==> 02-09: inputs <==
Design ixu_mc_pipe, start of the top module:
module ixu_mc_pipe (
    input  wire         core_clock_i,
    input  wire         core_flush_i,
    input  wire  [17:0] data_i,
    input  wire         valid_i,
    output logic        busy_o,
    output wire  [ 5:0] rs1_o,
    output wire  [ 5:0] rs2_o,
    input  wire  [31:0] rs1_data_i,
    input  wire  [31:0] rs2_data_i,
    output wire  [ 4:0] rob_o,
    input  wire  [ 6:0] opcode_i,
    input  wire  [ 6:0] ins_type,
    input  wire         imm_i,
    input  wire  [31:0] immediate_i,
    input  wire  [ 5:0] dest_i,
    output logic [ 5:0] wakeup_dest,
    output logic        wakeup_valid,
    output logic [ 5:0] l_wakeup_dest,
    output logic        l_wakeup_valid,
    output logic [ 5:0] ixu_mc_ex_dest,
    output logic [31:0] ixu_mc_ex_data,
    output logic        ixu_mc_ex_valid,
    output logic [ 5:0] ixu_mc_wb_dest,
    output logic [31:0] ixu_mc_wb_data,
    output logic        ixu_mc_wb_valid,
    output wire  [ 4:0] pmu_ins_id_o,
    output wire         pmu_ins_valid_o
);
  assign rob_o = data_i[4:0];
  assign rs1_o = data_i[11:6];
  assign rs2_o = data_i[17:12];
  typedef enum {
    IDLE,
    DIVISION
  } mc_pipe_state_t;
  mc_pipe_state_t        mc_pipe_state;
  reg             [31:0] a;
  reg             [31:0] b;
  reg             [ 6:0] opc;
  reg             [ 5:0] ex_dest;
  reg             [ 5:0] ex_rob;
  reg                    ex_valid;
  reg             [ 1:0] ex_type;
  reg                    ex_fwd;
  reg                    div_ex;
  wire            [31:0] ex_alu_result;
  wire            [31:0] ex_mul_result;
  wire            [31:0] ex_div_result;
  wire            [31:0] ex_adder_result;
  wire                   mts;
  wire                   mtu;
  wire                   eq;
  wire                   div_busy;
  wire                   div_done;
  wire                   div_dbz;
  wire                   div_overflow;
  wire                   div_valid;
  reg             [31:0] wb_data;
  reg             [ 5:0] wb_dest;
  reg             [ 5:0] wb_rob;
  ...
==> flow/config.mk <==
export PLATFORM = sky130hd
export DESIGN_NAME = ixu_mc_pipe
export DESIGN_NICKNAME = ixu_mc_pipe
export VERILOG_FILES = /design/flow/design.v
export SDC_FILE = /design/flow/constraint.sdc
export NUM_CORES = 4
export LEC_CHECK = 0
export ABC_AREA = 1
export CAP_MARGIN = 20
export CORE_ASPECT_RATIO = 0.5
export CORE_MARGIN = 2
export CORE_UTILIZATION = 72
export CTS_CLUSTER_DIAMETER = 391
export CTS_CLUSTER_SIZE = 99
export HOLD_SLACK_MARGIN = 0.3
export PLACE_DENSITY = 0.42
export SETUP_SLACK_MARGIN = 0.98
export SLEW_MARGIN = 20
==> flow/constraint.sdc <==
create_clock -name core_clock -period 6.03 [get_ports {core_clock_i}]
set_input_delay 1.2060 -clock core_clock [delete_from_list [all_inputs] [get_ports {core_clock_i}]]
set_output_delay 1.2060 -clock core_clock [all_outputs]
set_load 0.01 [all_outputs]
run.sh (not shown) runs the stock make flow with config.mk's settings and CLKGATE_MAP_FILE=.
==> 10-24 (differences from 02-09) <==
Settings changed: ABC_AREA 1 to unset, CAP_MARGIN 20 to 0, CORE_ASPECT_RATIO 0.5 to unset, CORE_UTILIZATION 72 to 70, CTS_CLUSTER_DIAMETER 391 to 222, CTS_CLUSTER_SIZE 99 to 37, HOLD_SLACK_MARGIN 0.3 to unset, PLACE_DENSITY 0.42 to unset, SETUP_SLACK_MARGIN 0.98 to 0.4.
==> flow/constraint.sdc (replaced) <==
create_clock -name core_clock -period 7.96 [get_ports {core_clock_i}]
set_input_delay 1.5920 -clock core_clock [delete_from_list [all_inputs] [get_ports {core_clock_i}]]
set_output_delay 1.5920 -clock core_clock [all_outputs]
set_load 0.01 [all_outputs]
==> comparison table <==
Die Span X: 10-24 300 microns; 02-09 427 microns
Row cnt: 10-24 108; 02-09 77
Half-perimeter wire length after detailed placement: 10-24 199 mm; 02-09 215 mm
Yosys top cell area share: 10-24 0.368; 02-09 0.350
Post-CTS sizing: 10-24 236; 02-09 291
Chip Area: 10-24 90200 sq um; 02-09 92200 sq um
Sequential share of the synthesized area: 10-24 0.122; 02-09 0.116
Post-synthesis chip area from yosys: 10-24 61400 sq um; 02-09 64500 sq um
Xor and xnor fraction of the mapped netlist area: 10-24 0.0395; 02-09 0.0212
Number of different library cells in the post-synthesis netlist: 10-24 85; 02-09 63
Post-Place Setup Slack: 10-24 -770 ps; 02-09 -1750 ps
Clock buffers created by TritonCTS: 10-24 12; 02-09 7
Status: 10-24 stopped before the end; 02-09 stopped before the end
Failing step: 10-24 global routing; 02-09 global routing
Core area: 10-24 86900 sq um; 02-09 88500 sq um
Compound-gate portion of the synthesized area: 10-24 0.0991; 02-09 0.0814
Adder-cell area share of the yosys netlist: 10-24 0.445; 02-09 0.424
Number of standard cells after synthesis: 10-24 7149; 02-09 8659
Core Density at Floorplan: 10-24 0.707; 02-09 0.729
Number of cells in Yosys stat: 10-24 7149; 02-09 8659

* * *

==> inputs of branch quartz <==
Starting RTL as in the previous note.
export LEC_CHECK = 0
export ABC_AREA = 0
export CAP_MARGIN = 20
export CELL_PAD_IN_SITES_DETAIL_PLACEMENT = 0
export CORE_MARGIN = 2
export CORE_UTILIZATION = 70
export CTS_CLUSTER_DIAMETER = 356
export CTS_CLUSTER_SIZE = 37
export PLACE_DENSITY_LB_ADDON = 0.24
export SETUP_SLACK_MARGIN = 1.29
export SLEW_MARGIN = 20
create_clock -name core_clock -period 8.58 [get_ports {core_clock_i}]
==> branch delta (differences from branch quartz) <==
ABC_AREA = not set   (was 0)
CELL_PAD_IN_SITES_DETAIL_PLACEMENT = not set   (was 0)
CORE_UTILIZATION = 66   (was 70)
CTS_CLUSTER_DIAMETER = not set   (was 356)
CTS_CLUSTER_SIZE = 61   (was 37)
PLACE_DENSITY_LB_ADDON = not set   (was 0.24)
SETUP_SLACK_MARGIN = 0.4   (was 1.29)
==> flow/constraint.sdc (replaced) <==
create_clock -name core_clock -period 8.19 [get_ports {core_clock_i}]
set_input_delay 1.6380 -clock core_clock [delete_from_list [all_inputs] [get_ports {core_clock_i}]]
set_output_delay 1.6380 -clock core_clock [all_outputs]
set_load 0.01 [all_outputs]
==> branch ember (differences from branch quartz) <==
ABC_AREA = not set   (was 0)
CELL_PAD_IN_SITES_DETAIL_PLACEMENT = not set   (was 0)
CORE_UTILIZATION = 64   (was 70)
CTS_CLUSTER_DIAMETER = not set   (was 356)
CTS_CLUSTER_SIZE = not set   (was 37)
PLACE_DENSITY_LB_ADDON = not set   (was 0.24)
SETUP_SLACK_MARGIN = 1.4   (was 1.29)
==> flow/constraint.sdc (replaced) <==
create_clock -name core_clock -period 7.18 [get_ports {core_clock_i}]
set_input_delay 1.4360 -clock core_clock [delete_from_list [all_inputs] [get_ports {core_clock_i}]]
set_output_delay 1.4360 -clock core_clock [all_outputs]
set_load 0.01 [all_outputs]
==> impl_results.html <==
<h3>Flow metrics</h3>
<table>
<tr><th>Metric</th><th>Value</th></tr>
<tr><th colspan="2">Status</th></tr>
<tr><td>Outcome</td><td>complete, but fails checks</td></tr>
<tr><td>Violated layout checks</td><td>negative setup slack</td></tr>
<tr><th colspan="2">Floorplan</th></tr>
<tr><td>Vert. Die Dim</td><td>around 310 um</td></tr>
<tr><td>Die area</td><td>between 90000 and 100000 um2</td></tr>
<tr><td>Die extent in x</td><td>314 um</td></tr>
<tr><td>Share of the core filled by cells before placement</td><td>about two thirds</td></tr>
<tr><td>Core Rows</td><td>between 100 and 150</td></tr>
<tr><td>Placeable Area</td><td>approximately 95000 um2</td></tr>
<tr><th colspan="2">STA</th></tr>
<tr><td>Worst setup margin</td><td>-1.37 ns</td></tr>
<tr><td>Setup Viol. Count Final</td><td>32</td></tr>
<tr><th colspan="2">Placement</th></tr>
<tr><td>Final HPWL DP</td><td>~190 mm</td></tr>
<tr><td>Area of placed instances</td><td>roughly 71000 um2</td></tr>
<tr><td>Cell total after placement</td><td>between 9000 and 10000</td></tr>
<tr><td>Post-placement setup slack</td><td>-1.22 ns</td></tr>
<tr><th colspan="2">GRT</th></tr>
<tr><td>Global route total overflow</td><td>0</td></tr>
<tr><td>Global routing usage on met1</td><td>roughly 63%</td></tr>
<tr><th colspan="2">CTS</th></tr>
<tr><td>H-tree depth</td><td>2</td></tr>
<tr><td>Post-cts gate resize count</td><td>between 500 and 600</td></tr>
<tr><td>Total clock buffers created by CTS</td><td>around 40</td></tr>
<tr><td>Number of buffers added for setup after CTS</td><td>slightly below 100</td></tr>
</table>
[end of results for branch ember]
==> impl_results.html <==
<h3>Flow metrics</h3>
<table>
<tr><th>Metric</th><th>Value</th></tr>
<tr><th colspan="2">CTS</th></tr>
<tr><td>H-tree depth</td><td>2</td></tr>
<tr><td>Post-cts gate resize count</td><td>about 180</td></tr>
<tr><td>Number of buffers added for setup after CTS</td><td>29</td></tr>
<tr><th colspan="2">STA</th></tr>
<tr><td>Setup Viol. Count Final</td><td>14</td></tr>
<tr><td>Worst setup margin</td><td>-0.569 ns</td></tr>
<tr><th colspan="2">Status</th></tr>
<tr><td>Outcome</td><td>complete, but fails checks</td></tr>
<tr><td>Violated layout checks</td><td>negative setup slack</td></tr>
<tr><th colspan="2">GRT</th></tr>
<tr><td>Global routing usage on met1</td><td>between 60 and 70%</td></tr>
<tr><td>Global route total overflow</td><td>0</td></tr>
<tr><th colspan="2">Floorplan</th></tr>
<tr><td>Die area</td><td>~96000 um2</td></tr>
<tr><td>Share of the core filled by cells before placement</td><td>66.8%</td></tr>
<tr><td>Placeable Area</td><td>91900 um2</td></tr>
<tr><td>Vert. Die Dim</td><td>309 um</td></tr>
<tr><td>Die extent in x</td><td>a little over 300 um</td></tr>
<tr><th colspan="2">Placement</th></tr>
<tr><td>Cell total after placement</td><td>between 8000 and 9000</td></tr>
<tr><td>Final HPWL DP</td><td>just under 200 mm</td></tr>
<tr><td>Area of placed instances</td><td>between 60000 and 70000 um2</td></tr>
</table>
[end of results for branch delta]
==> impl_results.html <==
<h3>Flow metrics</h3>
<table>
<tr><th>Metric</th><th>Value</th></tr>
<tr><th colspan="2">Status</th></tr>
<tr><td>Outcome</td><td>did not finish</td></tr>
<tr><td>Halt point of the flow</td><td>global routing (5_1_grt)</td></tr>
<tr><td>Tool Error</td><td>[ERROR GRT-0232] Routing congestion too high. Check the congestion heatmap in the GUI.</td></tr>
<tr><th colspan="2">GRT</th></tr>
<tr><td>Global route total overflow</td><td>3</td></tr>
<tr><td>Global routing usage on met1</td><td>a little under three quarters</td></tr>
<tr><th colspan="2">Placement</th></tr>
<tr><td>Post-placement setup slack</td><td>-0.00793 ns</td></tr>
<tr><th colspan="2">CTS</th></tr>
<tr><td>H-tree depth</td><td>1</td></tr>
<tr><td>Number of buffers added for setup after CTS</td><td>between 90 and 100</td></tr>
<tr><td>Total clock buffers created by CTS</td><td>12</td></tr>
<tr><th colspan="2">Floorplan</th></tr>
<tr><td>Die extent in x</td><td>300 um</td></tr>
<tr><td>Die area</td><td>90200 um2</td></tr>
<tr><td>Share of the core filled by cells before placement</td><td>70.7%</td></tr>
<tr><td>Vert. Die Dim</td><td>~300 um</td></tr>
<tr><td>Placeable Area</td><td>approximately 87000 um2</td></tr>
</table>
[end of results for branch quartz]
